$ cat flow/config.mk
export PLATFORM = sky130hd
export DESIGN_NAME = smm
export DESIGN_NICKNAME = smm
export VERILOG_FILES = /design/flow/design.v
export SDC_FILE = /design/flow/constraint.sdc
export NUM_CORES = 4
export LEC_CHECK = 0
export CAP_MARGIN = 20
export CORE_MARGIN = 2
export CORE_UTILIZATION = 69
export CTS_CLUSTER_SIZE = 34
export PLACE_DENSITY = 0.6
export SLEW_MARGIN = 20
$ cat flow/constraint.sdc
create_clock -name core_clock -period 4.75 [get_ports {clk}]
set_input_delay 0.9500 -clock core_clock [delete_from_list [all_inputs] [get_ports {clk}]]
set_output_delay 0.9500 -clock core_clock [all_outputs]
set_load 0.01 [all_outputs]
$ cat flow/design.v
module datapath(input clk, reset, weCU, buffIRCU, buffAHCU,
                input buffALCU, buffRCU, srcbmuxCU, adrmuxCU,
			       input [1:0] acmuxCU, pcmuxCU,
			       input [2:0] aluopCU,
			       input [7:0] memdata,
			       output [15:0] address,
			       output [7:0] writedata, instrCU,
			       output zeroCU);
wire [7:0]  adrHout, buffIRout, buffAHout, buffALout, srcbmuxout;
wire [7:0]  acout, acmuxout, rout, buffRout, aluout;
wire [15:0] pcout, pcaddout, mdaout, pcmuxout, adrmuxout;
flopr #(8) IR(clk, reset, buffIRout, instrCU);
flopr #(8) adrH(clk, reset, buffAHout, adrHout);
buff buffIR(clk, reset, memdata, buffIRCU, buffIRout);
buff buffadrH(clk, reset, memdata, buffAHCU, buffAHout);
buff buffadrL(clk, reset, memdata, buffALCU, buffALout);
mux3 #(8) acmux(aluout, memdata, rout, acmuxCU, acmuxout);
flopr #(8) AC(clk, reset, acmuxout, acout);
flopr #(8) R(clk, reset, buffRout, rout);
buff buffR(clk, reset, acout, buffRCU, buffRout);
mux2 #(8) srcbmux(rout, 8'b00000001, srcbmuxCU, srcbmuxout);
alu alu(acout, srcbmuxout, aluopCU, aluout, zeroCU);
flopr #(16) PC(clk, reset, pcmuxout, pcout);
mux3 #(16) pcmux(pcout, pcaddout, {adrHout, buffALout}, pcmuxCU, pcmuxout);
adder pcadder(pcout, 16'b000000000000001, pcaddout);
flopr #(16) MDA(clk, reset, {adrHout, buffALout}, mdaout);
mux2 #(16) addressmux(pcout, mdaout, adrmuxCU, adrmuxout);
assign address = adrmuxout;
assign writedata = aluout;
endmodule
module mux2 # (parameter WIDTH = 8)
(input  [WIDTH-1:0] a0, a1,
 input s,
 output [WIDTH-1:0] y);
  assign y = s ? a1 : a0;
endmodule
module mux3 # (parameter WIDTH = 8)
(input  [WIDTH-1:0] a0, a1, a2,
 input  [1:0] s,
 output [WIDTH-1:0] y);
  assign y = s[1] ? a2 : (s[0] ? a1 : a0); 
endmodule
module flopr # (parameter WIDTH = 8)
(input clk, reset,
 input [WIDTH-1:0] d,
 output reg [WIDTH-1:0] q);
 always @ (posedge clk, posedge reset)
   if (reset) q <= 0;
   else q <= d;
endmodule
module buff(input clk, reset, input[7:0] a, input s, output [7:0] y);
  reg [7:0] q;
  assign y = (s == 1) ? a : q;
  always @ (posedge clk, posedge reset)
    if (reset) q <= 0;
    else q <= y;
endmodule
module adder(input [15:0] a, b, output [15:0] y);
assign y = a + b;
endmodule
module alu (a, b, sel, out, zero);
    input [7:0] a,b;
    input [2:0] sel; 
    output reg [7:0] out;
    output reg zero;
    always @ (*) 
    begin 
        case(sel) 
		      3'b000:   
	begin
		out = a; 
		if (out == 0) zero = 1;  
		else zero = 0; 
          end
            3'b001:   
	begin
		out = a+b;  
		if (out == 0)
		 zero = 1;  
		else
		zero = 0;
          end     
            3'b010:   
	begin
		out = a-b;  
		if (out == 0) zero = 1;  
		else zero = 0;
          end 
            3'b011:   
	begin
		out = 0; 
		zero = 1;
          end
			   3'b100:   
	begin
		out = a & b; 
		if (out == 0)
		 zero = 1;  
		else
		zero = 0;
          end
		     3'b101:   
	begin
		out = a | b; 
		if (out == 0) zero = 1;  
		else zero = 0; 
          end
			  3'b110:   
	begin
		out = a ^ b; 
		if (out == 0) zero = 1;  
		else zero = 0; 
          end		 
			  3'b111:   
	begin
		out = ~a; 
		if (out == 0) zero = 1;  
		else zero = 0; 
          end
        endcase
    end
endmodule
module controller(input clk, reset, zflag, 
                  input [7:0] opcode, 
						output buffIR, buffAH, buffAL, buffR, srcbmux, adrmux, we,
			         output [1:0] pcmux, acmux, 
						output [2:0] aluop);
  maindec md(clk, reset, zflag, opcode, buffAL, buffR, buffIR, buffAH, srcbmux, adrmux, we, pcmux, acmux, aluop);
endmodule
module maindec(input clk, reset, zflag, 
               input [7:0] opcode, 
					output buffAL, buffR, buffIR, buffAH, srcbmux, adrmux, we,
			      output [1:0] pcmux, acmux,
					output [2:0] aluop);
  reg [13:0] controls;
  reg [3:0] state, nextstate;
  assign {buffAL, buffAH, buffIR, acmux, buffR, srcbmux, aluop, pcmux, adrmux, we} = controls;
  parameter fetch = 4'b0000;
  parameter decode = 4'b0001;
  parameter getah = 4'b0010;
  parameter getal = 4'b0011;
  parameter loaddata = 4'b0100;
  parameter storedata = 4'b0101;
  parameter jumpinstr = 4'b0110;
  parameter alu = 4'b0111;
  parameter r_to_ac = 4'b1000;
  parameter ac_to_r = 4'b1001;
  parameter ahfetch = 4'b1010;
  parameter pcinc = 4'b1011;
  parameter NOP = 8'h00;
  parameter LDAC = 8'h01;
  parameter STAC = 8'h02;
  parameter MVAC = 8'h03;
  parameter MOVR = 8'h04;
  parameter JUMP = 8'h05;
  parameter JMPZ = 8'h06;
  parameter JPNZ = 8'h07;
  parameter ADD = 8'h08;
  parameter SUB = 8'h09;
  parameter INAC = 8'h0A;
  parameter CLAC = 8'h0B;
  parameter AND = 8'h0C;
  parameter OR = 8'h0D;
  parameter XOR = 8'h0E;
  parameter NOT = 8'h0F;
  always @(posedge clk, posedge reset)
    if (reset)  state <= fetch;
	 else        state <= nextstate;
  always @(*)
  begin  
    case(state)
	   fetch: nextstate <= decode;
		decode: case(opcode)
		          NOP: nextstate <= pcinc;
					 LDAC: nextstate <= ahfetch;
					 STAC: nextstate <= ahfetch;
					 MVAC: nextstate <= ac_to_r;
					 MOVR: nextstate <= r_to_ac;
					 JUMP: nextstate <= ahfetch;
					 JMPZ: nextstate <= ahfetch;
					 JPNZ: nextstate <= ahfetch;
					 default: nextstate <= alu;
				 endcase
		 getah: nextstate <= getal;
		 getal: if (opcode == STAC)      nextstate <= storedata;
		        else if (opcode == LDAC) nextstate <= loaddata;
				  else if ((opcode == JMPZ) & ~zflag) nextstate <= pcinc;
				  else if ((opcode == JPNZ) & zflag)  nextstate <= pcinc;
				  else                     nextstate <= jumpinstr;
		 jumpinstr: nextstate <= fetch;
		 storedata: nextstate <= fetch;
		 loaddata: nextstate <= fetch;
		 ac_to_r: nextstate <= fetch;
		 r_to_ac: nextstate <= fetch;
		 alu: nextstate <= fetch;
		 ahfetch: nextstate <= getah;
		 pcinc: nextstate <= fetch;
		 default: nextstate <= fetch;
	 endcase
  end
  always @(*)
  begin
    case(state)
	   fetch: controls <= 14'b00100000000000;
		decode: controls <= 14'b00000000000000;
		getah: controls <= 14'b01000000000100;
		getal: controls <= 14'b10000000000000;
		storedata: controls <= 14'b00000000000111;
		loaddata: controls <=  14'b00001000000110;
		ac_to_r: controls <= 14'b00000100000100;
		r_to_ac: controls <= 14'b00010000000100;
		jumpinstr: controls <= 14'b00000000001010;
		ahfetch: controls <= 14'b00000000000100;
		pcinc: controls <= 14'b00000000000100;
		alu:
		begin
		  case(opcode)
		    ADD: controls <= 14'b00000000010100;
			 SUB: controls <= 14'b00000000100100;
			 INAC: controls <= 14'b00000010010100;
			 CLAC: controls <= 14'b00000000110100;
			 AND: controls <= 14'b00000001000100;
			 OR: controls <= 14'b00000001010100;
			 XOR: controls <= 14'b00000001100100;
			 NOT: controls <= 14'b00000001110100;
			 default: controls <= 14'b00000000000000;
		  endcase
		end
		default: controls <= 14'b00000000000000;
    endcase
  end
endmodule
module smm(input clk, reset,
           input [7:0] readdata,
           output we, 
			  output [15:0] address,
			  output [7:0] writedata);
wire buffR, buffIR, buffAH, mdamux, buffAL, adrmux, srcbmux;
wire [1:0] pcmux, acmux;
wire [2:0] aluop;
wire [15:0] addr;
wire [7:0] wdata, instr;
wire zero;
datapath dp(clk, reset, we, buffIR, buffAH, buffAL, buffR, srcbmux, adrmux, acmux, pcmux, aluop, readdata, addr, wdata, instr, zero);
controller cu(clk, reset, zero, instr, buffIR, buffAH, buffAL, buffR, srcbmux, adrmux, we, pcmux, acmux, aluop);
assign writedata = wdata;
assign address = addr;
endmodule
$ cat flow/run.sh
#!/bin/bash
# the make line also repeats each setting of config.mk as NAME=value (left out here)
make -C /OpenROAD-flow-scripts/flow DESIGN_CONFIG=/design/flow/config.mk WORK_HOME=/design/flow/orfs CLKGATE_MAP_FILE= finish
==> metrics.yaml, run 1 <==
path_cells: "or4_4 > nor3_4 > nand3b_1 > buf_6 > nand2_1 > inv_1 > fa_1 > buf_4 > nor2_1 > a21oi_1 > o22ai_1 > a21oi_2 > nand2_1 > clkdlybuf4s50_1"
r2r_slack_ns: 1.10
dpl_cell_area_sq_um: 5470
pwr-share-comb_pct: 64.7
simple_gate_share_pct: 18.8
drv_slew: 0
clkPwrFrac_pct: 10.4
drt-total-wl_um: 15400
root_buffer: "clkbuf_8"
rows: 30
ys_warn_count: 5
fin_cells: 686
viasPerCell: 6.92
max_freq_ghz: 0.214
die_area_sq_um: 7690
synthFlopType: "dfrtp_1"
end_kind: "output port"
first_pass_iters: 6
wire_per_inst_um: 22.4
drtAntennaViolNets: 0
cts_tree: "built"
timing.critical_path.required_ns: 3.80
setup_tns_ns: 0
synth.logic.top_family: "simple AND/OR/NAND/NOR gates"
maxSlewHeadroom_pct: 27.8
p_int_uw: 2440
fp.dieH_um: 87.7
min_delay_path_depth: 0
startpoint_type: "register"
ys_sh_mux_pct: 13.2
grt_pass1_wl_um: 23200
antenna_found_initial: 0
holdPathEnd: "dp.MDA.q[13]"
power_clock_uw: 474
ys_sh_adder_pct: 8.85
dpl.hpwl_um: 10700
tool_warnings: 49
synth-edff-count: 0
skew_ns: 0.0163
worst_pin_slew_ns: 1.08
timing.rr.start: "dp.buffIR.q[6]"
netlist_area_sq_um: 4830
area_growth_syn_to_layout_pct: 22.0
yosys.area_share.aoi_pct: 17.2
detail_route.antenna_diodes: 0
yosys_area_sq_um: 4830
clock_path_buffers: 2
io_buffers: 34
clkSlewWorstSetupHoldPaths_ns: 0.08
numSynthFlops: 68
ioPinCount: 35
dr_total_vias: 4745
hold_path.class: "register to register"
finalPower_uw: 4570
p_sw_share_pct: 46.5
top_power_group: "combinational logic"
p_comb_uw: 2960
crit_family: "simple AND/OR/NAND/NOR gates"
final_nets: 628
critical_path_buf_inv_count: 4
ys_sh_xor_pct: 2.54
clkSinkCount: 68
clk_latency_ns: 0.35
timing.rr.end: "cu.md.state[0]"
critPathLaunch: "dp.buffIR.q[6]"
h-tree-depth: 3
synthMostInstantiatedCell: "dfrtp_1"
drt_iter0_drc: 588
ir_drop_mv: 0.500
crit_end: "writedata[2]"
worstHoldStart: "dp.adrH.q[5]"
power.switching_uw: 2130
dp_cells: 664
grt_start_max_net_pins: 45
worst-setup-path-type: "register to output port"
hold_viol_final: 0
crit_top_cell: "nand2_1"
seqPwrFrac_pct: 24.9
cp.arrival_ns: 3.72
power_density_nw_per_um2: 774
grt_usage_pct: 39.7
top_area_share_pct: 35.2
dp_slack_ns: -0.0584
setup_violations: 0
drcViolationCount: 0
cts_made_buffers: 9
rr_worst_depth: 14
place_congestion: 1.13
initCoreUtil_pct: 71.2
ys_seq_share_pct: 35.2
yosysCellCount: 523
cp_slowest_cell: "or4_4"
area_leaders: "dfrtp_1, mux2_2, ha_1, o21ai_0, nand2_1"
fp.dieW_um: 87.7
core_area_sq_um: 6790
ys_async_sr_fraction_pct: 100
fp_nets: 566
syn_inst: 523
fin_crit_ns: 4.67
holdBufCountCts: 0
fin_crit_sh_pct: 98.4
postSynthAreaPerCell_sq_um: 9.24
total_leakage_power_uw: 0.00251
path_max_fanout: 8
setup_slack_ns: 0.0751
synthTopCellsByCount: "dfrtp_1, mux2_2, nand2_1, o21ai_0, nor2_1"
outcome: "complete, no violations"
grt_pass1_vias: 4490
crit_cells: 14
maxCapViolations: 0
grt-ovfl-total: 0
fin_area_sq_um: 5900
slowest_delay_ns: 0.57
top_area_cell: "dfrtp_1"
powerSeq_uw: 1140
fillers: 373
yosysUniqueCellTypes: 63
repair_timing:
item,4_1_cts,5_1_grt
resized,8,41
setup endpoints to repair,7,7
buffers inserted,2,4
pin swaps,2,10
routing by layer:
layer  up-vias  track usage (%)  share of wire [%]
met5         -                0                  0
met4         0             17.1                5.3
met3        93             10.2                 12
met2       350             59.1                 44
met1      2257             55.0                 39
li1       2045                -                  -
layout make-up:
class,count,area [sq um],area share [%]
multi-input cells,402,3140,53.2
well taps,96,120,2.04
repair buffers,72,626,10.6
inverters,32,120,2.04
clock buffers,10,128,2.16
clock inverters,6,65.1,1.10
flip-flops and latches,68,1700,28.8
metrics by stage:
stage                     util [%]  hold WS [ns]
after floorplan                  -         0.370
after global placement        80.4         0.381
after global routing          86.9         0.414
final                         86.9         0.403
after detailed placement      80.5         0.389
after CTS                     83.7         0.404
==> run 2: changes to the inputs <==
ABC_AREA = 1   (was default)
CAP_MARGIN = 5   (was 20)
CORE_UTILIZATION = 70   (was 69)
CTS_CLUSTER_DIAMETER = 353   (was default)
CTS_CLUSTER_SIZE = 30   (was 34)
HOLD_SLACK_MARGIN = 0.29   (was default)
PLACE_DENSITY = default   (was 0.6)
SETUP_SLACK_MARGIN = -0.29   (was default)
clock period = 3.43 ns   (was 4.75 ns; I/O delays follow)
==> metrics.yaml, run 2 <==
synth.logic.top_family: "simple AND/OR/NAND/NOR gates"
dpl_cell_area_sq_um: 5960
clock_path_buffers: 2
holdBufCountCts: 0
postSynthAreaPerCell_sq_um: 7.10
ys_async_sr_fraction_pct: 100
outcome: "stopped before the end"
synth-edff-count: 0
ys_seq_share_pct: 34.0
core_area_sq_um: 6870
h-tree-depth: 3
synthMostInstantiatedCell: "nand2_1"
area_leaders: "dfrtp_1, nand2_1, ha_1, inv_1, o21ai_0"
first-error: "[ERROR GRT-0232] Routing congestion too high. Check the congestion heatmap in the GUI."
numSynthFlops: 68
io_buffers: 34
synthFlopType: "dfrtp_1"
yosys_area_sq_um: 5010
grt-ovfl-total: 3
yosysUniqueCellTypes: 44
yosysCellCount: 705
netlist_area_sq_um: 5010
grt_usage_pct: 71.3
root_buffer: "clkbuf_8"
stop_stage: "global routing (5_1_grt)"
rows: 30
fp.dieH_um: 88.6
ys_warn_count: 5
fp.dieW_um: 88.6
die_area_sq_um: 7840
initCoreUtil_pct: 72.9
top_area_cell: "dfrtp_1"
ys_sh_xor_pct: 2.27
fp_nets: 748
dp_cells: 897
ioPinCount: 35
ys_sh_adder_pct: 8.55
top_area_share_pct: 34.0
cts_made_buffers: 9
simple_gate_share_pct: 33.2
clkSinkCount: 68
syn_inst: 705
place_congestion: 0.986
dpl.hpwl_um: 12100
yosys.area_share.aoi_pct: 12.3
ys_sh_mux_pct: 0.425
synthTopCellsByCount: "nand2_1, inv_1, nor2_1, dfrtp_1, o21ai_0"
==> run 2: metrics by stage <==
step	setup TNS, ns	setup slack (ns)	util [%]
after floorplan	0	0.201	-
after global placement	-1.31	-0.280	86.8
after detailed placement	-1.89	-0.446	86.8
after CTS	-1.81	-0.287	91.4
==> run 2: repair_timing <==
action | in CTS
buffers inserted | 3
endpoints found under the hold margin | 0
gates resized | 37
setup endpoints to repair | 7
pin swaps | 7
==> run 2: routing by layer <==
layer | global-route usage (%) | overflow
met1 | 72.1 | 0
met2 | 89.3 | 1
met4 | 65.3 | 2
met5 | 14.9 | 0
met3 | 57.6 | 0
==> run 3: changes to the inputs <==
ABC_AREA = default   (was 1)
CAP_MARGIN = 20   (was 5)
CORE_UTILIZATION = 40   (was 70)
CTS_CLUSTER_DIAMETER = default   (was 353)
CTS_CLUSTER_SIZE = default   (was 30)
HOLD_SLACK_MARGIN = default   (was 0.29)
PLACE_DENSITY = 0.6   (was default)
SETUP_SLACK_MARGIN = default   (was -0.29)
clock period = 2.89 ns   (was 3.43 ns; I/O delays follow)
==> metrics.yaml, run 3 <==
total_leakage_power_uw: 0.00325
r2r_slack_ns: -0.89
simple_gate_share_pct: 18.8
setup_slack_ns: -1.19
setup_violations: 19
crit_end: "writedata[7]"
cp.arrival_ns: 3.51
io_buffers: 34
final_nets: 755
final_util_pct: 62.0
rr_worst_depth: 21
fin_crit_sh_pct: 141
place_congestion: 0.988
clkPwrFrac_pct: 12.4
fp_nets: 566
postSynthAreaPerCell_sq_um: 9.24
critical_path_buf_inv_count: 4
netlist_area_sq_um: 4830
path_max_fanout: 6
fp.dieH_um: 114
power_density_nw_per_um2: 1300
clock_path_buffers: 2
maxCapViolations: 0
dpl_cell_area_sq_um: 6460
max_freq_ghz: 0.245
ys_sh_xor_pct: 2.54
ir_drop_mv: 0.705
ys_sh_adder_pct: 8.85
powerSeq_uw: 1740
fp.dieW_um: 114
first_pass_iters: 5
worstHoldStart: "dp.adrH.q[3]"
holdPathEnd: "dp.MDA.q[11]"
crit_family: "simple AND/OR/NAND/NOR gates"
slowest_delay_ns: 0.56
area_growth_syn_to_layout_pct: 52.9
drt_iter0_drc: 307
setup_tns_ns: -13.84
dpl.hpwl_um: 12500
outcome: "failed layout checks"
yosysUniqueCellTypes: 63
clk_latency_ns: 0.33
syn_inst: 523
drt-total-wl_um: 17000
antenna_found_initial: 0
synthTopCellsByCount: "dfrtp_1, mux2_2, nand2_1, o21ai_0, nor2_1"
pwr-share-comb_pct: 69.5
power.switching_uw: 3990
hold_viol_final: 0
p_sw_share_pct: 41.6
power_clock_uw: 1190
yosys.area_share.aoi_pct: 17.2
grt_usage_pct: 26.6
ys_sh_mux_pct: 13.2
grt_pass1_wl_um: 26700
min_delay_path_depth: 0
viasPerCell: 5.71
critPathLaunch: "dp.buffIR.q[7]"
cts_made_buffers: 9
die_area_sq_um: 13000
cp_slowest_cell: "or4_4"
timing.critical_path.required_ns: 2.31
synth-edff-count: 0
tool_warnings: 50
crit_cells: 15
skew_ns: 0.00931
synth.logic.top_family: "simple AND/OR/NAND/NOR gates"
clkSlewWorstSetupHoldPaths_ns: 0.06
wire_per_inst_um: 19.7
drv_slew: 0
worst-setup-path-type: "register to output port"
root_buffer: "clkbuf_16"
p_comb_uw: 6670
maxSlewHeadroom_pct: 31.7
end_kind: "output port"
timing.rr.start: "dp.buffIR.q[7]"
clkSinkCount: 68
numSynthFlops: 68
rsz0062_at_grt: "yes"
fillers: 1026
crit_top_cell: "or4_4"
drcViolationCount: 0
top_power_group: "combinational logic"
grt_pass1_vias: 4969
timing.rr.end: "cu.md.state[2]"
ys_seq_share_pct: 35.2
hold_path.class: "register to register"
synthMostInstantiatedCell: "dfrtp_1"
violations: "negative setup slack"
ioPinCount: 35
startpoint_type: "register"
area_leaders: "dfrtp_1, mux2_2, ha_1, o21ai_0, nand2_1"
grt-ovfl-total: 0
ys_async_sr_fraction_pct: 100
path_cells: "or4_4 > nor3_4 > nand3b_1 > buf_6 > nand2_1 > buf_4 > ha_1 > nor2b_1 > or4_4 > nor2_4 > or3_4 > a21oi_4 > o32ai_4 > inv_1 > buf_2"
drtAntennaViolNets: 0
yosysCellCount: 523
initCoreUtil_pct: 40.6
p_int_uw: 5600
synthFlopType: "dfrtp_1"
yosys_area_sq_um: 4830
seqPwrFrac_pct: 18.1
fin_area_sq_um: 7390
fin_crit_ns: 4.08
grt_start_max_net_pins: 35
worst_pin_slew_ns: 1.01
top_area_share_pct: 35.2
h-tree-depth: 3
finalPower_uw: 9590
cts_tree: "built"
core_area_sq_um: 11900
dr_total_vias: 4934
top_area_cell: "dfrtp_1"
rows: 40
detail_route.antenna_diodes: 0
ys_warn_count: 5
[run 3: area by class of cell]
type                       instances  area, sq um  share of cell area, %
clock buffer                       9          225                   3.05
timing repair buffer             199         1630                   22.1
clock inverter                     7          100                   1.35
tap                              147          184                   2.49
multi-input combinational        402         3420                   46.3
sequential                        68         1700                   23.0
inverter                          32          128                   1.73
[run 3: metrics by stage]
stage	hold slack [ns]	setup WS, ns	cells
floorplan	0.370	-0.790	523
global placement	0.386	-1.20	826
detailed placement	0.386	-1.29	826
CTS	0.404	-1.23	861
global route	0.420	-1.38	864
finish	0.400	-1.19	864
[run 3: what timing repair did]
item	in CTS	in global routing
hold buffers	0	0
endpoints found under the setup margin	18	19
resized	98	28
setup buffers	23	12
pin swaps	44	37
[run 3: per-layer routing]
layer	track usage, %	share of wire, %	vias to the layer above
met1	36.4	44	2422
met4	9.59	2.9	0
met3	4.57	5.4	39
met2	42.4	47	167
li1	-	-	2306
met5	0	0	-
==> run 4: changes to the inputs <==
CORE_UTILIZATION = 63   (was 40)
CTS_CLUSTER_DIAMETER = 31   (was default)
CTS_CLUSTER_SIZE = 37   (was default)
PLACE_DENSITY = default   (was 0.6)
SETUP_SLACK_MARGIN = 0.72   (was default)
TNS_END_PERCENT = 5   (was default)
clock period = 3.51 ns   (was 2.89 ns; I/O delays follow)
==> metrics.yaml, run 4 <==
drt_iter0_drc: 862
end_kind: "output port"
yosys_area_sq_um: 4830
timing.critical_path.required_ns: 2.81
worst-setup-path-type: "register to output port"
dp_slack_ns: -0.889
finalPower_uw: 7210
clk_latency_ns: 0.35
clock_path_buffers: 2
h-tree-depth: 3
syn_inst: 523
numSynthFlops: 68
clkPwrFrac_pct: 7.8
grt_pass1_wl_um: 28100
p_comb_uw: 5180
dpl_cell_area_sq_um: 6010
fp_nets: 566
total_leakage_power_uw: 0.00293
power.switching_uw: 3390
synthMostInstantiatedCell: "dfrtp_1"
fin_crit_sh_pct: 125
detail_route.antenna_diodes: 0
path_max_fanout: 3
critPathLaunch: "dp.buffIR.q[5]"
maxCapViolations: 0
synth.logic.top_family: "simple AND/OR/NAND/NOR gates"
rows: 31
synthFlopType: "dfrtp_1"
fillers: 320
power_density_nw_per_um2: 1090
die_area_sq_um: 8390
power_clock_uw: 560
antenna_found_initial: 0
ys_seq_share_pct: 35.2
ys_async_sr_fraction_pct: 100
timing.rr.start: "dp.buffIR.q[5]"
drt-total-wl_um: 18500
grt_usage_pct: 43.7
yosysCellCount: 523
crit_family: "simple AND/OR/NAND/NOR gates"
crit_cells: 15
r2r_slack_ns: -0.54
setup_tns_ns: -7.38
drcViolationCount: 0
tool_warnings: 52
worstHoldStart: "dp.adrH.q[3]"
setup_violations: 16
holdPathEnd: "dp.MDA.q[11]"
area_growth_syn_to_layout_pct: 36.7
rr_worst_depth: 22
fin_crit_ns: 4.39
grt_pass1_vias: 5187
ys_sh_xor_pct: 2.54
holdBufCountCts: 0
outcome: "failed layout checks"
netlist_area_sq_um: 4830
ys_sh_adder_pct: 8.85
area_leaders: "dfrtp_1, mux2_2, ha_1, o21ai_0, nand2_1"
rsz0062_at_grt: "yes"
p_int_uw: 3820
worst_pin_slew_ns: 0.931
grt_start_max_net_pins: 69
fp.dieW_um: 91.6
violations: "negative setup slack"
yosysUniqueCellTypes: 63
ioPinCount: 35
dr_total_vias: 5380
powerSeq_uw: 1470
top_area_cell: "dfrtp_1"
cp_slowest_cell: "or4_4"
cts_tree: "built"
min_delay_path_depth: 0
core_area_sq_um: 7330
final_nets: 709
setup_slack_ns: -0.878
viasPerCell: 7.00
final_util_pct: 90.2
yosys.area_share.aoi_pct: 17.2
top_power_group: "combinational logic"
ir_drop_mv: 0.808
drv_slew: 0
crit_end: "writedata[7]"
ys_warn_count: 5
clkSinkCount: 68
top_area_share_pct: 35.2
fp.dieH_um: 91.6
hold_viol_final: 0
simple_gate_share_pct: 18.8
clkSlewWorstSetupHoldPaths_ns: 0.07
critical_path_buf_inv_count: 4
path_cells: "or4_4 > nor3_4 > nand3b_1 > buf_4 > buf_4 > nand2_4 > ha_4 > nor2b_2 > or4_4 > nor2_4 > or3_4 > a21oi_2 > o32ai_2 > inv_1 > buf_2"
dpl.hpwl_um: 12200
io_buffers: 34
grt-ovfl-total: 0
startpoint_type: "register"
fin_area_sq_um: 6610
root_buffer: "clkbuf_8"
maxSlewHeadroom_pct: 37.3
hold_path.class: "register to register"
synth-edff-count: 0
initCoreUtil_pct: 65.9
timing.rr.end: "cu.md.state[0]"
cp.arrival_ns: 3.69
skew_ns: 0.00927
wire_per_inst_um: 24.1
slowest_delay_ns: 0.55
drtAntennaViolNets: 0
first_pass_iters: 7
synthTopCellsByCount: "dfrtp_1, mux2_2, nand2_1, o21ai_0, nor2_1"
cts_made_buffers: 9
postSynthAreaPerCell_sq_um: 9.24
ys_sh_mux_pct: 13.2
seqPwrFrac_pct: 20.4
pwr-share-comb_pct: 71.8
place_congestion: 1.03
max_freq_ghz: 0.228
p_sw_share_pct: 47.0
## run 4: what timing repair did
item                       CTS  global route
cloned                       0             0
pin swaps                   26            21
setup endpoints to repair   35            29
resized                     90            31
buffers inserted            15             3
## run 4: metal layers
metal	routed length [um]	up-vias	track usage (%)
li1	-	2214	-
met1	6720	2518	58.7
met2	8330	515	66.7
met3	2490	133	11.5
met4	982	0	19.2
met5	0	-	0
## run 4: cell type report
type,instances,area [sq um],share of cell area (%)
timing repair buffer,153,1220,18.5
multi-input combinational,402,3280,49.7
inverter,32,120,1.82
clock inverter,5,30.0,0.454
clock buffer,10,128,1.93
sequential,68,1700,25.7
tap,99,124,1.87
## run 4: per-stage QoR
step | hold slack, ns | std cells
after detailed placement | 0.395 | 736
after global routing | 0.429 | 769
after global placement | 0.377 | 736
final | 0.412 | 769
after CTS | 0.411 | 766
after floorplan | 0.370 | 523
==> run 5: changes to the inputs <==
ABC_AREA = 1   (was default)
CORE_UTILIZATION = 72   (was 63)
CTS_CLUSTER_DIAMETER = 364   (was 31)
CTS_CLUSTER_SIZE = 34   (was 37)
PLACE_DENSITY = 0.8   (was default)
SETUP_SLACK_MARGIN = -0.21   (was 0.72)
TNS_END_PERCENT = default   (was 5)
clock period = 3.88 ns   (was 3.51 ns; I/O delays follow)
==> metrics.yaml, run 5 <==
drt_iter0_drc: 443
yosysUniqueCellTypes: 44
dr_total_vias: 5105
core_area_sq_um: 6760
ys_sh_xor_pct: 2.27
first_pass_iters: 5
clkSlewWorstSetupHoldPaths_ns: 0.08
ys_seq_share_pct: 34.0
skew_ns: 0.0145
total_leakage_power_uw: 0.00296
power_density_nw_per_um2: 845
timing.critical_path.required_ns: 3.10
drcViolationCount: 0
r2r_slack_ns: 0.63
cp.arrival_ns: 3.20
worstHoldStart: "dp.adrH.q[7]"
path_max_fanout: 4
setup_violations: 4
synthFlopType: "dfrtp_1"
crit_end: "writedata[2]"
maxCapViolations: 0
ys_sh_adder_pct: 8.55
fp_nets: 748
place_congestion: 0.970
cts_made_buffers: 9
yosysCellCount: 705
crit_top_cell: "inv_1"
crit_family: "adder cells"
fp.dieW_um: 87.4
clock_path_buffers: 2
synth.logic.top_family: "simple AND/OR/NAND/NOR gates"
critical_path_buf_inv_count: 5
power_clock_uw: 677
top_power_group: "combinational logic"
holdPathEnd: "dp.MDA.q[15]"
viasPerCell: 6.13
area_leaders: "dfrtp_1, nand2_1, ha_1, inv_1, o21ai_0"
postSynthAreaPerCell_sq_um: 7.10
ys_warn_count: 5
max_freq_ghz: 0.251
fin_crit_ns: 3.98
ys_async_sr_fraction_pct: 100
top_area_cell: "dfrtp_1"
netlist_area_sq_um: 5010
clk_latency_ns: 0.37
numSynthFlops: 68
area_growth_syn_to_layout_pct: 16.4
p_comb_uw: 2930
drtAntennaViolNets: 0
powerSeq_uw: 1310
hold_path.class: "register to register"
top_area_share_pct: 34.0
ir_drop_mv: 0.651
setup_slack_ns: -0.101
grt_start_max_net_pins: 42
grt-ovfl-total: 0
fillers: 398
root_buffer: "clkbuf_8"
maxSlewHeadroom_pct: 29.3
grt_pass1_wl_um: 23400
power.switching_uw: 2430
ioPinCount: 35
drv_slew: 0
holdWs_ns: 0.401
drt-total-wl_um: 14700
grt_pass1_vias: 5021
detail_route.antenna_diodes: 0
clkSinkCount: 68
worst-setup-path-type: "register to output port"
simple_gate_share_pct: 33.2
yosys_area_sq_um: 5010
end_kind: "output port"
synth-edff-count: 0
initCoreUtil_pct: 74.1
tool_warnings: 50
synthMostInstantiatedCell: "nand2_1"
seqPwrFrac_pct: 26.7
hold_viol_final: 0
setup_tns_ns: -0.179
ys_sh_mux_pct: 0.425
grt_usage_pct: 39.7
min_delay_path_depth: 0
h-tree-depth: 3
yosys.area_share.aoi_pct: 12.3
fin_crit_sh_pct: 103
cp_slowest_cell: "clkdlybuf4s50_1"
startpoint_type: "register"
io_buffers: 34
rsz0062_at_grt: "yes"
synthTopCellsByCount: "nand2_1, inv_1, nor2_1, dfrtp_1, o21ai_0"
timing.rr.start: "dp.buffIR.q[0]"
holdBufCountCts: 0
rows: 30
crit_cells: 13
wire_per_inst_um: 17.6
clkPwrFrac_pct: 13.7
syn_inst: 705
timing.rr.end: "cu.md.state[0]"
rr_worst_depth: 24
cts_tree: "built"
p_sw_share_pct: 49.3
critPathLaunch: "dp.buffIR.q[0]"
worst_pin_slew_ns: 1.06
dpl.hpwl_um: 10500
pwr-share-comb_pct: 59.6
slowest_delay_ns: 0.54
final_nets: 791
p_int_uw: 2500
outcome: "failed layout checks"
path_cells: "inv_1 > ha_1 > nand3_4 > inv_1 > nor2_2 > inv_1 > ha_1 > fa_1 > xnor2_2 > o21ai_0 > inv_1 > nand3_2 > clkdlybuf4s50_1"
antenna_found_initial: 0
violations: "negative setup slack"
die_area_sq_um: 7640
fp.dieH_um: 87.4
-- run 5: routing by layer --
metal	vias to the layer above	share of wire [%]	track usage, %	wire, um
li1	2359	-	-	-
met1	2417	37	45.4	5400
met2	251	50	68.3	7310
met3	78	7.2	7.39	1050
met4	0	6.3	24.2	918
met5	-	0	0	0
-- run 5: layout make-up --
cell class	count	area, sq um	share of cell area [%]
clock buffer	9	124	2.12
clock inverter	7	98.8	1.70
inverter	101	383	6.57
multi-input combinational	521	2980	51.1
sequential	68	1700	29.2
tap	80	100	1.72
timing repair buffer	47	442	7.58
-- run 5: through the flow --
step	setup slack, ns	area [sq um]	total power, uW	util, %	instances
floorplan	0.561	5010	3120	-	705
global placement	0.122	5460	3880	80.8	816
detailed placement	-0.0138	5460	4000	80.8	816
CTS	-0.209	5700	4740	84.4	832
global route	-0.249	5830	5270	86.3	833
finish	-0.101	5830	4920	86.3	833
-- run 5: what timing repair did --
action | CTS | global route
cloned | 0 | 0
setup buffers | 0 | 1
setup endpoints to repair | 5 | 5
pin swaps | 0 | 1
resized | 9 | 29
==> run 6: changes to the inputs <==
ABC_AREA = default   (was 1)
CAP_MARGIN = 25   (was 20)
CELL_PAD_IN_SITES_DETAIL_PLACEMENT = 0   (was default)
CELL_PAD_IN_SITES_GLOBAL_PLACEMENT = 0   (was default)
CORE_UTILIZATION = 31   (was 72)
CTS_CLUSTER_DIAMETER = 160   (was 364)
CTS_CLUSTER_SIZE = default   (was 34)
GPL_TIMING_DRIVEN = 0   (was default)
MAX_ROUTING_LAYER = met4   (was default)
MIN_ROUTING_LAYER = met2   (was default)
PLACE_DENSITY = 0.47   (was 0.8)
SETUP_SLACK_MARGIN = 1.35   (was -0.21)
SLEW_MARGIN = 15   (was 20)
TNS_END_PERCENT = 10   (was default)
clock period = 5.0 ns   (was 3.88 ns; I/O delays follow)
==> metrics.yaml, run 6 <==
outcome: "complete, no violations"
slowest_delay_ns: 0.58
ys_warn_count: 5
detail_route.antenna_diodes: 0
top_area_cell: "dfrtp_1"
end_kind: "output port"
dpl.hpwl_um: 12200
total_leakage_power_uw: 0.00260
rows: 45
drt-total-wl_um: 17100
skew_ns: 0.0133
min_delay_path_depth: 0
rr_worst_depth: 14
fin_crit_sh_pct: 91.1
startpoint_type: "register"
ir_drop_mv: 0.272
grt_start_max_net_pins: 60
grt-ovfl-total: 0
grt_pass1_wl_um: 26600
holdWs_ns: 0.398
antenna_found_initial: 0
dp_cells: 747
cts_made_buffers: 9
max_freq_ghz: 0.220
synth-edff-count: 0
yosysUniqueCellTypes: 63
crit_top_cell: "nor3_2"
ys_seq_share_pct: 35.2
fp_nets: 566
simple_gate_share_pct: 18.8
root_buffer: "clkbuf_16"
critical_path_buf_inv_count: 4
ys_sh_mux_pct: 13.2
io_buffers: 34
place_congestion: 0.969
yosysCellCount: 523
crit_end: "writedata[6]"
first_pass_iters: 6
critPathLaunch: "dp.buffIR.q[7]"
setup_violations: 0
dpl_cell_area_sq_um: 5490
h-tree-depth: 3
drcViolationCount: 0
power.switching_uw: 2110
ys_sh_adder_pct: 8.85
seqPwrFrac_pct: 23.6
worst-setup-path-type: "register to output port"
crit_cells: 15
r2r_slack_ns: 1.23
maxSlewHeadroom_pct: 48.4
ys_sh_xor_pct: 2.54
synth.logic.top_family: "simple AND/OR/NAND/NOR gates"
timing.rr.start: "dp.buffIR.q[7]"
top_power_group: "combinational logic"
crit_family: "simple AND/OR/NAND/NOR gates"
initCoreUtil_pct: 31.8
fin_cells: 791
final_nets: 642
area_growth_syn_to_layout_pct: 31.4
numSynthFlops: 68
core_area_sq_um: 15200
clkPwrFrac_pct: 13.6
drt_iter0_drc: 1056
area_leaders: "dfrtp_1, mux2_2, ha_1, o21ai_0, nand2_1"
clk_latency_ns: 0.34
power_density_nw_per_um2: 736
grt_usage_pct: 33.2
finalPower_uw: 4670
holdPathEnd: "dp.MDA.q[10]"
syn_inst: 523
drtAntennaViolNets: 0
cp.arrival_ns: 3.55
cp_slowest_cell: "or4_4"
ys_async_sr_fraction_pct: 100
synthTopCellsByCount: "dfrtp_1, mux2_2, nand2_1, o21ai_0, nor2_1"
timing.rr.end: "cu.md.state[2]"
tool_warnings: 50
netlist_area_sq_um: 4830
pwr-share-comb_pct: 62.8
synthFlopType: "dfrtp_1"
power_clock_uw: 635
fin_area_sq_um: 6350
die_area_sq_um: 16600
timing.critical_path.required_ns: 4.00
postSynthAreaPerCell_sq_um: 9.24
yosys_area_sq_um: 4830
path_cells: "or4_4 > nor3_4 > nand3b_1 > buf_6 > nand2_8 > inv_4 > fa_2 > nor3_2 > nor3_2 > buf_4 > mux2i_2 > o21ai_1 > o211ai_1 > a21boi_2 > buf_2"
p_int_uw: 2560
worstHoldStart: "dp.adrH.q[2]"
powerSeq_uw: 1100
top_area_share_pct: 35.2
wire_per_inst_um: 21.7
drv_slew: 0
yosys.area_share.aoi_pct: 17.2
fin_crit_ns: 4.55
fp.dieH_um: 129
maxCapViolations: 0
worst_pin_slew_ns: 0.774
rsz0062_at_grt: "yes"
clkSinkCount: 68
grt_pass1_vias: 6809
hold_viol_final: 0
cts_tree: "built"
ioPinCount: 35
clkSlewWorstSetupHoldPaths_ns: 0.05
p_comb_uw: 2930
clock_path_buffers: 2
fp.dieW_um: 129
p_sw_share_pct: 45.2
path_max_fanout: 6
hold_path.class: "register to register"
dr_total_vias: 6133
viasPerCell: 7.75
synthMostInstantiatedCell: "dfrtp_1"
## run 6: routing by layer
layer | track usage (%) | share of wire [%] | vias up
met2 | 39.6 | 52 | 1750
met5 | - | 0 | -
met1 | - | 0 | 2160
met4 | 4.60 | 6.9 | 0
met3 | 43.3 | 41 | 157
li1 | - | - | 2066
## run 6: timing repair
| item | in CTS | in global routing |
|---|---|---|
| gates resized | 62 | 44 |
| setup buffers | 21 | 5 |
| pin swaps | 23 | 21 |
| hold buffers | 0 | 0 |
| setup endpoints to repair | 29 | 24 |
## run 6: through the flow
step                      TNS, ns  util, %  setup slack, ns
after floorplan                 0        -            0.898
after global placement      -3.52     35.8           -0.815
after detailed placement    -3.28     36.1           -0.786
after CTS                       0     40.3            0.402
after global routing            0     41.8            0.289
final                           0     41.8            0.447
## run 6: area by class of cell
class	count	area, sq um
fill	1549	8850
tap	188	235
clock inverter	4	50.0
timing repair buffer	65	587
buffer	21	118
clock buffer	11	243
sequential	68	1700
inverter	32	130
multi-input combinational	402	3290
==> run 7: changes to the inputs <==
CAP_MARGIN = 20   (was 25)
CELL_PAD_IN_SITES_DETAIL_PLACEMENT = default   (was 0)
CELL_PAD_IN_SITES_GLOBAL_PLACEMENT = default   (was 0)
CORE_UTILIZATION = 66   (was 31)
CTS_CLUSTER_DIAMETER = 360   (was 160)
CTS_CLUSTER_SIZE = 17   (was default)
GPL_TIMING_DRIVEN = default   (was 0)
MIN_ROUTING_LAYER = default   (was met2)
PLACE_DENSITY = 0.6   (was 0.47)
SETUP_SLACK_MARGIN = default   (was 1.35)
SLEW_MARGIN = 20   (was 15)
TNS_END_PERCENT = 20   (was 10)
clock period = 3.0 ns   (was 5.0 ns; I/O delays follow)
==> metrics.yaml, run 7 <==
dp_cells: 763
cts_made_buffers: 9
netlist_area_sq_um: 4830
root_buffer: "clkbuf_8"
first-error: "[ERROR GRT-0232] Routing congestion too high. Check the congestion heatmap in the GUI."
ys_sh_xor_pct: 2.54
synthTopCellsByCount: "dfrtp_1, mux2_2, nand2_1, o21ai_0, nor2_1"
clock_path_buffers: 2
grt-ovfl-total: 40
top_area_share_pct: 35.2
simple_gate_share_pct: 18.8
fp_nets: 566
core_area_sq_um: 7180
yosys_area_sq_um: 4830
area_leaders: "dfrtp_1, mux2_2, ha_1, o21ai_0, nand2_1"
grt_usage_pct: 77.8
clkSinkCount: 68
ys_seq_share_pct: 35.2
io_buffers: 34
dpl.hpwl_um: 12500
yosysUniqueCellTypes: 63
initCoreUtil_pct: 67.4
fp.dieW_um: 89.6
ys_sh_mux_pct: 13.2
ioPinCount: 35
synthFlopType: "dfrtp_1"
synth-edff-count: 0
yosys.area_share.aoi_pct: 17.2
fp.dieH_um: 89.6
ys_sh_adder_pct: 8.85
rows: 31
outcome: "stopped before the end"
postSynthAreaPerCell_sq_um: 9.24
h-tree-depth: 3
ys_async_sr_fraction_pct: 100
top_area_cell: "dfrtp_1"
ys_warn_count: 5
die_area_sq_um: 8030
synthMostInstantiatedCell: "dfrtp_1"
place_congestion: 1.14
numSynthFlops: 68
synth.logic.top_family: "simple AND/OR/NAND/NOR gates"
stop_stage: "global routing (5_1_grt)"
yosysCellCount: 523
syn_inst: 523
==> run 7: timing repair <==
| action | in CTS |
|---|---|
| endpoints found under the setup margin | 18 |
| buffers inserted | 23 |
| pin swaps | 42 |
| gates resized | 87 |
| hold buffers | 0 |
==> run 7: through the flow <==
step | worst slack (ns) | total power (uW) | util [%] | cell area, sq um | TNS [ns]
after CTS | -1.14 | 8430 | 95.3 | 6840 | -13.21
after detailed placement | -1.16 | 6950 | 87.0 | 6240 | -11.81
after global placement | -0.967 | 6670 | 87.0 | 6240 | -9.42
after floorplan | -0.702 | 4460 | - | 4890 | -5.72
==> run 7: layer usage <==
metal  global-route usage (%)  GRT overflow
met5                        -             -
met4                     78.4            16
met3                     59.5             1
met2                     91.6            21
met1                     77.0             2
==> run 8: changes to the inputs <==
CORE_UTILIZATION = 72   (was 66)
CTS_CLUSTER_DIAMETER = 397   (was 360)
CTS_CLUSTER_SIZE = 99   (was 17)
MAX_ROUTING_LAYER = default   (was met4)
PLACE_DENSITY = 0.39   (was 0.6)
SETUP_SLACK_MARGIN = -0.28   (was default)
TNS_END_PERCENT = default   (was 20)
clock period = 3.09 ns   (was 3.0 ns; I/O delays follow)
==> metrics.yaml, run 8 <==
first-error: "[ERROR DPL-0038] Utilization greater than 100%, impossible to legalize"
numSynthFlops: 68
synthFlopType: "dfrtp_1"
ys_async_sr_fraction_pct: 100
simple_gate_share_pct: 18.8
fp.dieW_um: 85.9
syn_inst: 523
synthMostInstantiatedCell: "dfrtp_1"
yosysCellCount: 523
outcome: "stopped before the end"
stop_stage: "clock tree synthesis (4_1_cts)"
ys_sh_xor_pct: 2.54
initCoreUtil_pct: 75.3
synth.logic.top_family: "simple AND/OR/NAND/NOR gates"
top_area_share_pct: 35.2
ys_sh_adder_pct: 8.85
netlist_area_sq_um: 4830
die_area_sq_um: 7390
ys_seq_share_pct: 35.2
dpl.hpwl_um: 13600
io_buffers: 34
postSynthAreaPerCell_sq_um: 9.24
place_congestion: 1.13
synth-edff-count: 0
ys_warn_count: 5
fp_nets: 566
core_area_sq_um: 6420
rows: 29
yosys_area_sq_um: 4830
area_leaders: "dfrtp_1, mux2_2, ha_1, o21ai_0, nand2_1"
ys_sh_mux_pct: 13.2
fp.dieH_um: 85.9
yosysUniqueCellTypes: 63
top_area_cell: "dfrtp_1"
yosys.area_share.aoi_pct: 17.2
synthTopCellsByCount: "dfrtp_1, mux2_2, nand2_1, o21ai_0, nor2_1"
ioPinCount: 35
## run 8: per-stage QoR
| stage | area, sq um | std cells | setup WS [ns] | setup TNS, ns | total power [uW] |
|---|---|---|---|---|---|
| floorplan | 4890 | 523 | -0.630 | -4.16 | 4330 |
| global placement | 6110 | 726 | -0.852 | -6.77 | 6280 |
| detailed placement | 6110 | 726 | -1.11 | -9.80 | 6730 |
==> run 9: changes to the inputs <==
CORE_UTILIZATION = 40   (was 72)
CTS_CLUSTER_DIAMETER = default   (was 397)
CTS_CLUSTER_SIZE = default   (was 99)
PLACE_DENSITY = 0.6   (was 0.39)
SETUP_SLACK_MARGIN = 0.67   (was -0.28)
clock period = 4.93 ns   (was 3.09 ns; I/O delays follow)
==> metrics.yaml, run 9 <==
dr_total_vias: 4480
cts_tree: "built"
initCoreUtil_pct: 40.6
regArea_sq_um: 1700
hold_viol_final: 0
maxCapViolations: 0
drt-total-wl_um: 15400
critical_path_buf_inv_count: 6
top_area_share_pct: 35.2
met3_usage_pct: 4.68
first_pass_iters: 5
holdWs_ns: 0.399
powerSeq_uw: 1100
timing.rr.end: "cu.md.state[0]"
setup_tns_ns: 0
final-comb-area_sq_um: 3280
final_nets: 636
wire_per_inst_um: 20.6
synthMostInstantiatedCell: "dfrtp_1"
skew_ns: 0.00693
power_density_nw_per_um2: 763
synth-edff-count: 0
busiest_layer: "met2"
fp_nets: 566
timing.rr.start: "dp.buffIR.q[5]"
grt_use_met2_pct: 36.8
slowest_delay_ns: 0.56
total_leakage_power_uw: 0.00262
grt_pass1_vias: 4481
power_clock_uw: 683
ys_sh_xor_pct: 2.54
dpl.hpwl_um: 11100
worstHoldStart: "dp.adrH.q[1]"
postSynthAreaPerCell_sq_um: 9.24
synth.logic.top_family: "simple AND/OR/NAND/NOR gates"
hold_path.class: "register to register"
ir_drop_mv: 0.404
worst_pin_slew_ns: 1.01
yosys.area_share.aoi_pct: 17.2
yosysUniqueCellTypes: 63
area_leaders: "dfrtp_1, mux2_2, ha_1, o21ai_0, nand2_1"
place_congestion: 0.977
numSynthFlops: 68
top_power_group: "combinational logic"
holdBufCountCts: 0
viasPerCell: 6.02
cp.arrival_ns: 3.54
fillers: 1095
p_comb_uw: 3000
seqPwrFrac_pct: 23.0
drtAntennaViolNets: 0
area_growth_syn_to_layout_pct: 29.8
startpoint_type: "register"
core_area_sq_um: 11900
power.switching_uw: 2080
ys_async_sr_fraction_pct: 100
crit_cells: 16
drv_slew: 0
outcome: "complete, no violations"
grt_util_met1_pct: 34.5
synthFlopType: "dfrtp_1"
path_cells: "or4_4 > nor3_4 > nand3b_1 > buf_6 > nand2_4 > ha_4 > buf_6 > inv_4 > a21oi_1 > o31ai_2 > or3_4 > a21oi_2 > o32ai_2 > buf_4 > inv_2 > buf_6"
yosys_area_sq_um: 4830
antenna_found_initial: 0
r2r_slack_ns: 1.34
pwr-share-comb_pct: 62.7
clkPwrFrac_pct: 14.3
grt_start_max_net_pins: 40
final_util_pct: 52.7
clk_latency_ns: 0.33
fin_crit_ns: 4.52
fp.dieH_um: 114
setup_violations: 0
ys_sh_adder_pct: 8.85
critPathLaunch: "dp.buffIR.q[5]"
grt_usage_pct: 24.5
h-tree-depth: 3
ioPinCount: 35
detail_route.antenna_diodes: 0
top_area_cell: "dfrtp_1"
cp_slowest_cell: "or4_4"
die_area_sq_um: 13000
worst-setup-path-type: "register to output port"
tool_warnings: 49
cts_made_buffers: 9
rows: 40
root_buffer: "clkbuf_16"
simple_gate_share_pct: 18.8
end_kind: "output port"
yosysCellCount: 523
drt_iter0_drc: 335
ys_sh_mux_pct: 13.2
timing.critical_path.required_ns: 3.94
maxSlewHeadroom_pct: 32.4
p_sw_share_pct: 43.4
synthTopCellsByCount: "dfrtp_1, mux2_2, nand2_1, o21ai_0, nor2_1"
grt_pass1_wl_um: 24700
min_delay_path_depth: 0
crit_family: "simple AND/OR/NAND/NOR gates"
crit_end: "writedata[7]"
io_buffers: 34
p_int_uw: 2710
path_max_fanout: 10
syn_inst: 523
netlist_area_sq_um: 4830
fin_crit_sh_pct: 91.7
rr_worst_depth: 15
ys_warn_count: 5
rsz0062_at_grt: "yes"
max_freq_ghz: 0.221
drcViolationCount: 0
clkSinkCount: 68
crit_top_cell: "buf_6"
ys_seq_share_pct: 35.2
clkSlewWorstSetupHoldPaths_ns: 0.06
grt-ovfl-total: 0
clock_path_buffers: 2
holdPathEnd: "dp.MDA.q[9]"
fp.dieW_um: 114
==> run 9: final cells by class <==
type / instances / area share, %
Multi-Input combinational cell: 402 / 52.2
Clock inverter: 4 / 1.18
Timing Repair Buffer: 80 / 10.7
Sequential cell: 68 / 27.1
Tap cell: 147 / 2.93
Clock buffer: 11 / 3.87
Inverter: 32 / 1.99
==> run 9: metal layers <==
layer,vias to the layer above,routed length [um]
li1,2065,-
met1,2208,6900
met2,171,6830
met3,36,1100
met4,0,535
met5,-,0
==> run 9: metrics by stage <==
step | total power [uW] | worst slack [ns] | cells | instance area [sq um]
final | 4790 | 0.407 | 744 | 6270
after global routing | 5100 | 0.280 | 744 | 6270
after CTS | 4640 | 0.421 | 738 | 6160
after detailed placement | 3630 | -0.121 | 714 | 5510
after global placement | 3630 | -0.0376 | 714 | 5510
after floorplan | 2680 | 0.674 | 523 | 4830
==> run 9: what timing repair did <==
item / in CTS / in global routing
setup endpoints to repair: 8 / 8
cloned: 0 / 0
pin swaps: 19 / 20
gates resized: 74 / 28
buffers inserted: 9 / 6
==> run 10: changes to the inputs <==
CORE_ASPECT_RATIO = 0.91   (was default)
CORE_UTILIZATION = 58   (was 40)
CTS_CLUSTER_DIAMETER = 278   (was default)
GPL_TIMING_DRIVEN = 0   (was default)
HOLD_SLACK_MARGIN = -0.06   (was default)
MIN_ROUTING_LAYER = met2   (was default)
PLACE_DENSITY = default   (was 0.6)
PLACE_DENSITY_LB_ADDON = 0.04   (was default)
SETUP_SLACK_MARGIN = -0.12   (was 0.67)
SLEW_MARGIN = 30   (was 20)
TNS_END_PERCENT = 30   (was default)
clock period = 5.0 ns   (was 4.93 ns; I/O delays follow)
==> metrics.yaml, run 10 <==
outcome: "failed layout checks"
violations: "negative setup slack"
timing.rr.end: "cu.md.state[3]"
maxSlewHeadroom_pct: 23.0
fillers: 629
synthTopCellsByCount: "dfrtp_1, mux2_2, nand2_1, o21ai_0, nor2_1"
ys_sh_mux_pct: 13.2
power.switching_uw: 2060
end_kind: "output port"
drtAntennaViolNets: 0
cp_slowest_cell: "nor4_2"
place_congestion: 1.08
yosys_area_sq_um: 4830
final-comb-area_sq_um: 3060
cp.arrival_ns: 4.01
clock_path_buffers: 2
ir_drop_mv: 0.456
crit_family: "buffers and inverters"
rr_worst_depth: 11
ys_sh_xor_pct: 2.54
synthMostInstantiatedCell: "dfrtp_1"
ys_async_sr_fraction_pct: 100
tool_warnings: 48
holdBufCountCts: 0
netlist_area_sq_um: 4830
cts_tree: "built"
drt-total-wl_um: 15800
path_cells: "clkbuf_1 > inv_1 > ha_1 > clkbuf_1 > or3_1 > nor4_2 > a22oi_1 > nor2_1 > a21oi_1 > nand2_1 > clkdlybuf4s50_1"
ioPinCount: 35
crit_end: "writedata[2]"
initCoreUtil_pct: 60.2
ys_sh_adder_pct: 8.85
seqPwrFrac_pct: 26.0
skew_ns: 0.00933
hold_path.class: "register to register"
top_area_share_pct: 35.2
detail_route.antenna_diodes: 0
yosysUniqueCellTypes: 63
yosysCellCount: 523
powerSeq_uw: 1130
syn_inst: 523
drv_slew: 0
die_area_sq_um: 9080
pwr-share-comb_pct: 61.6
p_int_uw: 2290
p_comb_uw: 2680
postSynthAreaPerCell_sq_um: 9.24
numSynthFlops: 68
synthFlopType: "dfrtp_1"
startpoint_type: "register"
core_area_sq_um: 8030
dp_slack_ns: -0.763
r2r_slack_ns: 0.82
clkSinkCount: 68
root_buffer: "clkbuf_8"
area_growth_syn_to_layout_pct: 19.7
clk_latency_ns: 0.36
wire_per_inst_um: 23.2
io_buffers: 34
final_nets: 620
ys_warn_count: 5
drt_iter0_drc: 1552
dr_total_vias: 6179
power_clock_uw: 543
maxCapViolations: 0
fp.dieW_um: 99.7
antenna_found_initial: 0
drcViolationCount: 0
slowest_delay_ns: 0.57
timing.rr.start: "dp.buffIR.q[1]"
synth-edff-count: 0
ys_seq_share_pct: 35.2
fin_area_sq_um: 5790
regArea_sq_um: 1700
p_sw_share_pct: 47.4
worstHoldStart: "dp.adrH.q[2]"
grt_pass1_vias: 6942
total_leakage_power_uw: 0.00245
crit_top_cell: "clkbuf_1"
hold_viol_final: 0
holdPathEnd: "dp.MDA.q[10]"
worst_pin_slew_ns: 1.15
min_delay_path_depth: 0
yosys.area_share.aoi_pct: 17.2
h-tree-depth: 3
cts_made_buffers: 9
fin_crit_sh_pct: 100
clkPwrFrac_pct: 12.5
fin_crit_ns: 5.01
rsz0062_at_grt: "yes"
viasPerCell: 9.07
crit_cells: 11
first_pass_iters: 29
setup_violations: 1
grt_usage_pct: 55.2
critical_path_buf_inv_count: 4
rows: 31
synth.logic.top_family: "simple AND/OR/NAND/NOR gates"
dpl.hpwl_um: 10800
grt-ovfl-total: 0
top_power_group: "combinational logic"
fp_nets: 566
simple_gate_share_pct: 18.8
grt_start_max_net_pins: 53
power_density_nw_per_um2: 752
fp.dieH_um: 91.1
max_freq_ghz: 0.200
area_leaders: "dfrtp_1, mux2_2, ha_1, o21ai_0, nand2_1"
critPathLaunch: "dp.buffIR.q[1]"
setup_slack_ns: -0.0124
timing.critical_path.required_ns: 4.00
dpl_cell_area_sq_um: 5330
clkSlewWorstSetupHoldPaths_ns: 0.08
setup_tns_ns: -0.0124
top_area_cell: "dfrtp_1"
path_max_fanout: 10
grt_pass1_wl_um: 26000
worst-setup-path-type: "register to output port"
## run 10: timing repair
action / in CTS / in global routing
endpoints found under the setup margin: 7 / 6
buffers inserted: 9 / 2
gates resized: 18 / 21
pin swaps: 9 / 3
## run 10: cell type report
| cell class | count | area share, % |
|---|---|---|
| inverter | 32 | 2.14 |
| buffer | 18 | 1.34 |
| multi-input combinational | 402 | 52.9 |
| timing repair buffer | 46 | 7.95 |
| tap | 99 | 2.14 |
| clock inverter | 5 | 1.45 |
| sequential | 68 | 29.4 |
| clock buffer | 11 | 2.62 |
## run 10: per-layer routing
layer  vias to the layer above  wire length (um)  GRT usage [%]
met5                         -               157           37.9
met2                      1687              6720           59.0
met3                       354              6810           75.5
met4                        10              2120           20.9
met1                      2116                 0              -
li1                       2012                 -              -
## run 10: through the flow
stage	utilization, %	hold WS, ns	std cells	power (uW)
2_1_floorplan	-	0.370	523	2640
3_3_place_gp	66.0	0.379	656	3390
3_5_place_dp	66.4	0.386	657	3450
4_1_cts	70.8	0.403	679	4070
5_1_grt	72.1	0.420	681	4600
6_report	72.1	0.403	681	4350
==> run 11: changes to the inputs <==
CELL_PAD_IN_SITES_GLOBAL_PLACEMENT = 1   (was default)
CORE_ASPECT_RATIO = 1.38   (was 0.91)
CORE_UTILIZATION = 51   (was 58)
CTS_CLUSTER_DIAMETER = 349   (was 278)
HOLD_SLACK_MARGIN = default   (was -0.06)
MAX_ROUTING_LAYER = met4   (was default)
MIN_ROUTING_LAYER = default   (was met2)
PLACE_DENSITY = 0.7   (was default)
PLACE_DENSITY_LB_ADDON = default   (was 0.04)
SETUP_SLACK_MARGIN = default   (was -0.12)
SLEW_MARGIN = 20   (was 30)
TNS_END_PERCENT = 100   (was 30)
clock period = 3.95 ns   (was 5.0 ns; I/O delays follow)
==> metrics.yaml, run 11 <==
wire_per_inst_um: 21.8
simple_gate_share_pct: 18.8
timing.critical_path.required_ns: 3.16
grt_usage_pct: 32.0
drtAntennaViolNets: 0
grt-ovfl-total: 0
clock_path_buffers: 2
max_freq_ghz: 0.228
power_clock_uw: 822
slowest_delay_ns: 0.56
fin_crit_sh_pct: 111
clkSlewWorstSetupHoldPaths_ns: 0.06
rr_worst_depth: 24
path_max_fanout: 3
hold_viol_final: 0
ys_sh_mux_pct: 13.2
cp.arrival_ns: 3.59
route.met3.wl_um: 592
maxCapViolations: 0
clkPwrFrac_pct: 13.6
clk_latency_ns: 0.33
fp_nets: 566
netlist_area_sq_um: 4830
route.met2.wl_um: 8340
fp.dieW_um: 86.9
worst-setup-path-type: "register to output port"
ir_drop_mv: 0.535
critical_path_buf_inv_count: 4
drv_slew: 0
path_cells: "or4_4 > nor3_4 > nand3b_1 > buf_6 > buf_6 > nand2_8 > inv_6 > fa_2 > a211oi_2 > o21bai_1 > a21oi_1 > xnor2_1 > o211ai_1 > a21boi_2 > buf_2"
postSynthAreaPerCell_sq_um: 9.24
yosysUniqueCellTypes: 63
p_int_uw: 3370
rsz0062_at_grt: "yes"
crit_cells: 15
power_density_nw_per_um2: 948
worst_pin_slew_ns: 0.985
first_pass_iters: 5
die_area_sq_um: 10300
fp.dieH_um: 118
skew_ns: 0.00589
cts_made_buffers: 9
critPathLaunch: "dp.buffIR.q[4]"
synthFlopType: "dfrtp_1"
seqPwrFrac_pct: 23.1
powerSeq_uw: 1390
grt_start_max_net_pins: 52
crit_end: "writedata[6]"
grt_pass1_wl_um: 24600
area_growth_syn_to_layout_pct: 31.4
ys_sh_xor_pct: 2.54
dp_slack_ns: -1.47
p_sw_share_pct: 44.1
crit_family: "AND-OR/OR-AND gates"
min_delay_path_depth: 0
dpl.hpwl_um: 11300
regArea_sq_um: 1700
top_power_group: "combinational logic"
io_buffers: 34
holdBufCountCts: 0
final-comb-area_sq_um: 3310
drt_iter0_drc: 270
detail_route.antenna_diodes: 0
pwr-share-comb_pct: 63.2
violations: "negative setup slack"
setup_violations: 7
finalPower_uw: 6020
r2r_slack_ns: -0.20
setup_slack_ns: -0.433
top_area_share_pct: 35.2
ioPinCount: 35
top_area_cell: "dfrtp_1"
place_congestion: 0.943
timing.rr.start: "dp.buffIR.q[4]"
top_layer_used: "met4"
rows: 41
final_nets: 650
drt-total-wl_um: 15700
ys_sh_adder_pct: 8.85
ys_async_sr_fraction_pct: 100
synthTopCellsByCount: "dfrtp_1, mux2_2, nand2_1, o21ai_0, nor2_1"
yosys_area_sq_um: 4830
area_leaders: "dfrtp_1, mux2_2, ha_1, o21ai_0, nand2_1"
root_buffer: "clkbuf_16"
h-tree-depth: 3
tool_warnings: 52
fin_crit_ns: 4.38
yosys.area_share.aoi_pct: 17.2
crit_top_cell: "buf_6"
yosysCellCount: 523
outcome: "failed layout checks"
synth.logic.top_family: "simple AND/OR/NAND/NOR gates"
total_leakage_power_uw: 0.00265
end_kind: "output port"
viasPerCell: 6.28
clkSinkCount: 68
synth-edff-count: 0
startpoint_type: "register"
holdPathEnd: "dp.MDA.q[10]"
worstHoldStart: "dp.adrH.q[2]"
dr_total_vias: 4509
syn_inst: 523
cp_slowest_cell: "or4_4"
wl_met1_um: 5880
power.switching_uw: 2660
ys_seq_share_pct: 35.2
synthMostInstantiatedCell: "dfrtp_1"
ys_warn_count: 5
timing.rr.end: "dp.AC.q[3]"
p_comb_uw: 3810
initCoreUtil_pct: 52.7
core_area_sq_um: 9180
cts_tree: "built"
numSynthFlops: 68
antenna_found_initial: 0
grt_pass1_vias: 4731
hold_path.class: "register to register"
maxSlewHeadroom_pct: 34.1
drcViolationCount: 0
fillers: 768
-- run 11: routing by layer --
metal,up-vias,global-route usage [%]
met5,-,-
met4,0,18.7
li1,2091,-
met2,163,55.1
met1,2189,34.7
met3,66,3.84
-- run 11: what timing repair did --
action,4_1_cts,5_1_grt
pin swaps,32,22
setup endpoints to repair,16,9
setup buffers,29,10
resized,103,26
-- run 11: per-stage QoR --
stage	utilization (%)	cell area [sq um]	instances	TNS [ns]	hold slack, ns
5_1_grt	69.2	6350	718	-2.91	0.418
3_3_place_gp	57.9	5320	664	-10.16	0.377
6_report	69.2	6350	718	-2.02	0.405
2_1_floorplan	-	4840	523	-0.0125	0.370
4_1_cts	67.3	6180	708	-1.48	0.403
3_5_place_dp	58.3	5350	665	-10.69	0.393
-- run 11: final cells by class --
type | count | share of cell area, %
plain buffers | 20 | 1.83
clock buffers | 12 | 4.19
clock inverters | 3 | 0.709
inverters | 32 | 2.09
multi-input cells | 402 | 52.1
flip-flops and latches | 68 | 26.8
well taps | 107 | 2.11
repair buffers | 74 | 10.2
==> run 12: changes to the inputs <==
CELL_PAD_IN_SITES_GLOBAL_PLACEMENT = default   (was 1)
CORE_ASPECT_RATIO = 1.72   (was 1.38)
CORE_UTILIZATION = 46   (was 51)
CTS_CLUSTER_DIAMETER = 232   (was 349)
CTS_CLUSTER_SIZE = 100   (was default)
GPL_TIMING_DRIVEN = default   (was 0)
MAX_ROUTING_LAYER = default   (was met4)
PLACE_DENSITY = 0.6   (was 0.7)
SETUP_SLACK_MARGIN = -0.26   (was default)
TNS_END_PERCENT = 10   (was 100)
clock period = 5.0 ns   (was 3.95 ns; I/O delays follow)
==> metrics.yaml, run 12 <==
finalPower_uw: 4340
place_congestion: 0.951
h-tree-depth: 3
top_area_share_pct: 35.2
power.switching_uw: 1880
fillers: 955
critical_path_buf_inv_count: 3
viasPerCell: 6.20
ys_async_sr_fraction_pct: 100
slowest_delay_ns: 0.59
max_freq_ghz: 0.196
final_nets: 624
ir_drop_mv: 0.367
yosysCellCount: 523
worst_pin_slew_ns: 0.939
synthFlopType: "dfrtp_1"
ys_sh_mux_pct: 13.2
yosys_area_sq_um: 4830
worstHoldStart: "dp.adrH.q[2]"
cts_tree: "built"
initCoreUtil_pct: 46.7
postSynthAreaPerCell_sq_um: 9.24
worst-setup-path-type: "register to output port"
timing.rr.end: "cu.md.state[0]"
drt-total-wl_um: 15200
path_cells: "or4_4 > nor3_4 > nand3b_1 > buf_4 > nand2_1 > ha_2 > or4_1 > nor2_1 > or3_1 > a21oi_1 > o32ai_2 > inv_1 > clkdlybuf4s50_1"
dp_cells: 695
drt_iter0_drc: 263
root_buffer: "clkbuf_16"
fin_crit_sh_pct: 102
tool_warnings: 47
top_area_cell: "dfrtp_1"
detail_route.antenna_diodes: 0
yosys.area_share.aoi_pct: 17.2
final-comb-area_sq_um: 2960
holdBufCountCts: 0
maxSlewHeadroom_pct: 37.2
grt_pass1_wl_um: 23700
clkPwrFrac_pct: 16.3
drtAntennaViolNets: 0
dpl_cell_area_sq_um: 5500
yosysUniqueCellTypes: 63
ys_sh_adder_pct: 8.85
seqPwrFrac_pct: 24.4
path_max_fanout: 11
core_area_sq_um: 10400
pwr-share-comb_pct: 59.3
power_clock_uw: 707
area_growth_syn_to_layout_pct: 21.5
end_kind: "output port"
grt_usage_pct: 28.0
ys_warn_count: 5
startpoint_type: "register"
area_leaders: "dfrtp_1, mux2_2, ha_1, o21ai_0, nand2_1"
grt_start_max_net_pins: 36
holdWs_ns: 0.395
crit_family: "simple AND/OR/NAND/NOR gates"
fp.dieW_um: 82.2
cp.arrival_ns: 4.09
total_leakage_power_uw: 0.00252
synth-edff-count: 0
r2r_slack_ns: 1.25
rows: 49
crit_end: "writedata[7]"
netlist_area_sq_um: 4830
clkSlewWorstSetupHoldPaths_ns: 0.06
timing.rr.start: "dp.buffIR.q[5]"
antenna_found_initial: 0
clock_path_buffers: 2
simple_gate_share_pct: 18.8
violations: "negative setup slack"
ys_seq_share_pct: 35.2
synth.logic.top_family: "simple AND/OR/NAND/NOR gates"
drcViolationCount: 0
maxCapViolations: 0
syn_inst: 523
power_density_nw_per_um2: 738
ioPinCount: 35
holdPathEnd: "dp.MDA.q[10]"
ys_sh_xor_pct: 2.54
numSynthFlops: 68
grt-ovfl-total: 0
powerSeq_uw: 1060
skew_ns: 0.0111
fin_cells: 713
p_comb_uw: 2570
dpl.hpwl_um: 11700
top_power_group: "combinational logic"
p_sw_share_pct: 43.3
fp.dieH_um: 138
io_buffers: 34
dr_total_vias: 4421
fp_nets: 566
synthTopCellsByCount: "dfrtp_1, mux2_2, nand2_1, o21ai_0, nor2_1"
setup_slack_ns: -0.0935
wire_per_inst_um: 21.3
clkSinkCount: 68
drv_slew: 0
synthMostInstantiatedCell: "dfrtp_1"
timing.critical_path.required_ns: 4.00
p_int_uw: 2460
fin_crit_ns: 5.09
outcome: "failed layout checks"
min_delay_path_depth: 0
fin_area_sq_um: 5870
crit_cells: 13
hold_path.class: "register to register"
clk_latency_ns: 0.34
hold_viol_final: 0
critPathLaunch: "dp.buffIR.q[5]"
first_pass_iters: 5
cts_made_buffers: 9
die_area_sq_um: 11400
grt_pass1_vias: 4471
cp_slowest_cell: "or4_4"
rr_worst_depth: 15
setup_tns_ns: -0.139
regArea_sq_um: 1700
setup_violations: 3
## run 12: layout make-up
| class | count | share of cell area (%) |
|---|---|---|
| clock buffer | 11 | 4.30 |
| clock inverter | 5 | 1.41 |
| inverter | 32 | 2.04 |
| multi-input combinational | 402 | 50.4 |
| sequential | 68 | 29.0 |
| tap | 127 | 2.71 |
| timing repair buffer | 68 | 10.1 |
## run 12: per-stage QoR
step / utilization [%] / setup slack (ns)
after global placement: 53.1 / 0.194
after floorplan: - / 0.661
after global routing: 56.7 / -0.244
after CTS: 56.3 / -0.226
final: 56.7 / -0.0935
after detailed placement: 53.1 / 0.134
## run 12: repair_timing
| action | CTS | global route |
|---|---|---|
| setup endpoints to repair | 0 | 2 |
| gates resized | 0 | 4 |
| buffers inserted | 0 | 2 |
## run 12: metal layers
| metal | vias up | part of all wire [%] | global-route usage [%] |
|---|---|---|---|
| met4 | 0 | 4.9 | 14.7 |
| met2 | 147 | 56 | 51.5 |
| met5 | - | 0 | 0 |
| li1 | 2050 | - | - |
| met1 | 2178 | 36 | 29.4 |
| met3 | 46 | 3.0 | 3.59 |
Power and IR drop assume default switching activity.
